== run A ==
==> flow/design.v <==
`timescale 1ns/100ps
module conv(
           input Aclk,
           input rst,
           input [7:0] Xin,
           input [7:0] Kin,
           output reg [7:0] Rout,
           output reg result_done
       );
reg [7:0] pattern [9-1:0];
reg [4:0] daddr;
wire pattern_done;
reg [7:0] kernel [4-1:0];
reg [4:0] kaddr;
wire kernel_done;
reg [7:0] result [4-1:0];
reg [4:0] out_cnt;
integer i;
assign pattern_done = (daddr-1>=9) ? 1'd1 : 1'd0;
always@(posedge Aclk)
begin
    if(rst)
    begin
        for(i=0;i<9;i=i+1)
        begin
            pattern[i] <= 7'd0;
        end
        daddr <= 5'd1;   
    end
    else
    begin
        if(pattern_done)
        begin
            pattern[daddr] <= pattern[daddr];
            daddr <= daddr;
        end
        else
        begin
            pattern[daddr-1] <= Xin;
            daddr <= daddr + 5'd1;
        end
    end
end
assign kernel_done = (kaddr-1>=4) ? 1'd1 : 1'd0;
always@(posedge Aclk)
begin
    if(rst)
    begin
        for(i=0;i<4;i=i+1)
        begin
            kernel[i] <= 7'd0;
        end
        kaddr <= 5'd1;
    end
    else
    begin
        if(kernel_done)
        begin
            kernel[kaddr] <= kernel[kaddr];
            kaddr <= kaddr;
        end
        else
        begin
            kernel[kaddr-1] <= Kin;
            kaddr <= kaddr + 5'd1;
        end
    end
end
always@(*)
begin
    if(rst)
    begin
        for(i=0;i<4;i=i+1)
        begin
            result[i] = 7'd0;
        end
    end
    else
    begin
        if(pattern_done & kernel_done)
        begin
            result[0] = pattern[0]*kernel[0] + pattern[1]*kernel[1] + pattern[3]*kernel[2] + pattern[4]*kernel[3];
            result[1] = pattern[1]*kernel[0] + pattern[2]*kernel[1] + pattern[4]*kernel[2] + pattern[5]*kernel[3];
            result[2] = pattern[3]*kernel[0] + pattern[4]*kernel[1] + pattern[6]*kernel[2] + pattern[7]*kernel[3];
            result[3] = pattern[4]*kernel[0] + pattern[5]*kernel[1] + pattern[7]*kernel[2] + pattern[8]*kernel[3];
        end
        else
        begin
            for(i=0;i<4;i=i+1)
            begin
                result[i] = 7'd0;
            end
        end
    end
end
always@(posedge Aclk)
begin
    if(rst)
    begin
        result_done <= 1'd0;
    end
    else
    begin
        if(pattern_done & kernel_done)
        begin
            result_done <= 1'd1;
        end
        else
        begin
            result_done <= result_done;
        end
    end
end
always@(posedge Aclk)
begin
    if(rst)
    begin
        Rout <= 7'd0;
        out_cnt <= 5'd1;
    end
    else
    begin
        if(pattern_done & kernel_done)
        begin
            out_cnt <= out_cnt + 5'd1;
            Rout <= result[out_cnt-1];
        end
        else
        begin
            out_cnt <= 5'd1;
            Rout <= 5'd0;
        end
    end
end
endmodule
Settings: LEC_CHECK=0, CAP_MARGIN=0, CORE_ASPECT_RATIO=0.89, CORE_MARGIN=2, CORE_UTILIZATION=72, CTS_CLUSTER_DIAMETER=345, CTS_CLUSTER_SIZE=48, GPL_ROUTABILITY_DRIVEN=0, GPL_TIMING_DRIVEN=1, HOLD_SLACK_MARGIN=-0.07, MIN_ROUTING_LAYER=met1, PLACE_DENSITY_LB_ADDON=0.0, SETUP_SLACK_MARGIN=1.67, SLEW_MARGIN=20, TNS_END_PERCENT=50; clock period 5.69 ns.
run.sh (not shown) runs the stock make flow with config.mk's settings and CLKGATE_MAP_FILE=.
Finished, but not clean: run A, with setup timing.
Here is what was changed in the inputs of run B compared with run A.
Settings: CORE_UTILIZATION now 59, was 72; MIN_ROUTING_LAYER no longer set, was met1; TNS_END_PERCENT no longer set, was 50; CTS_CLUSTER_DIAMETER no longer set, was 345; GPL_TIMING_DRIVEN no longer set, was 1; GPL_ROUTABILITY_DRIVEN no longer set, was 0; CAP_MARGIN now 20, was 0; HOLD_SLACK_MARGIN no longer set, was -0.07; CTS_CLUSTER_SIZE no longer set, was 48; CORE_ASPECT_RATIO no longer set, was 0.89; PLACE_DENSITY_LB_ADDON no longer set, was 0.0; SETUP_SLACK_MARGIN no longer set, was 1.67; the clock period (ns, I/O delays scaled along) now 5.12, was 5.69.
- NOTE: sum of routed wire segments on met1 in run B exceeds that of run A
- Run A -> run B: number of non-clock buffers increased by a few percent
- Run B has number of buffers inserted by post-CTS setup repair above what run A had.
- Final cell area: run B above run A
- Run B: flow complete, layout not clean; failing: setup timing
- [run B] length of routed met3 wiring fell about 30% relative to run A
Modified inputs, run C compared to run B
Settings: CORE_UTILIZATION changed from 59 to 72; PLACE_DENSITY_LB_ADDON newly set to 0.0; the clock period (ns, I/O delays scaled along) changed from 5.12 to 6.5.
Results
- Summary of run C over run B: hold buffer count at cts held, routed via count went up.
- Although it ran to completion, run C produced a layout that fails the final checks because of setup timing.
For run D, these inputs were changed with respect to run C:
Settings: an added TNS_END_PERCENT of 65; a change of CAP_MARGIN from 20 to 0; an added CTS_CLUSTER_SIZE of 81; an added SETUP_SLACK_MARGIN of 1.83; an added CORE_ASPECT_RATIO of 0.92.
Run D -> stages 100% | layout checks FAIL | setup timing. Diff run C -> run D: total number of tap cells moved down, final-layout setup total negative slack went up, met2 layer wire length in the routed design shrank by 7.9%.
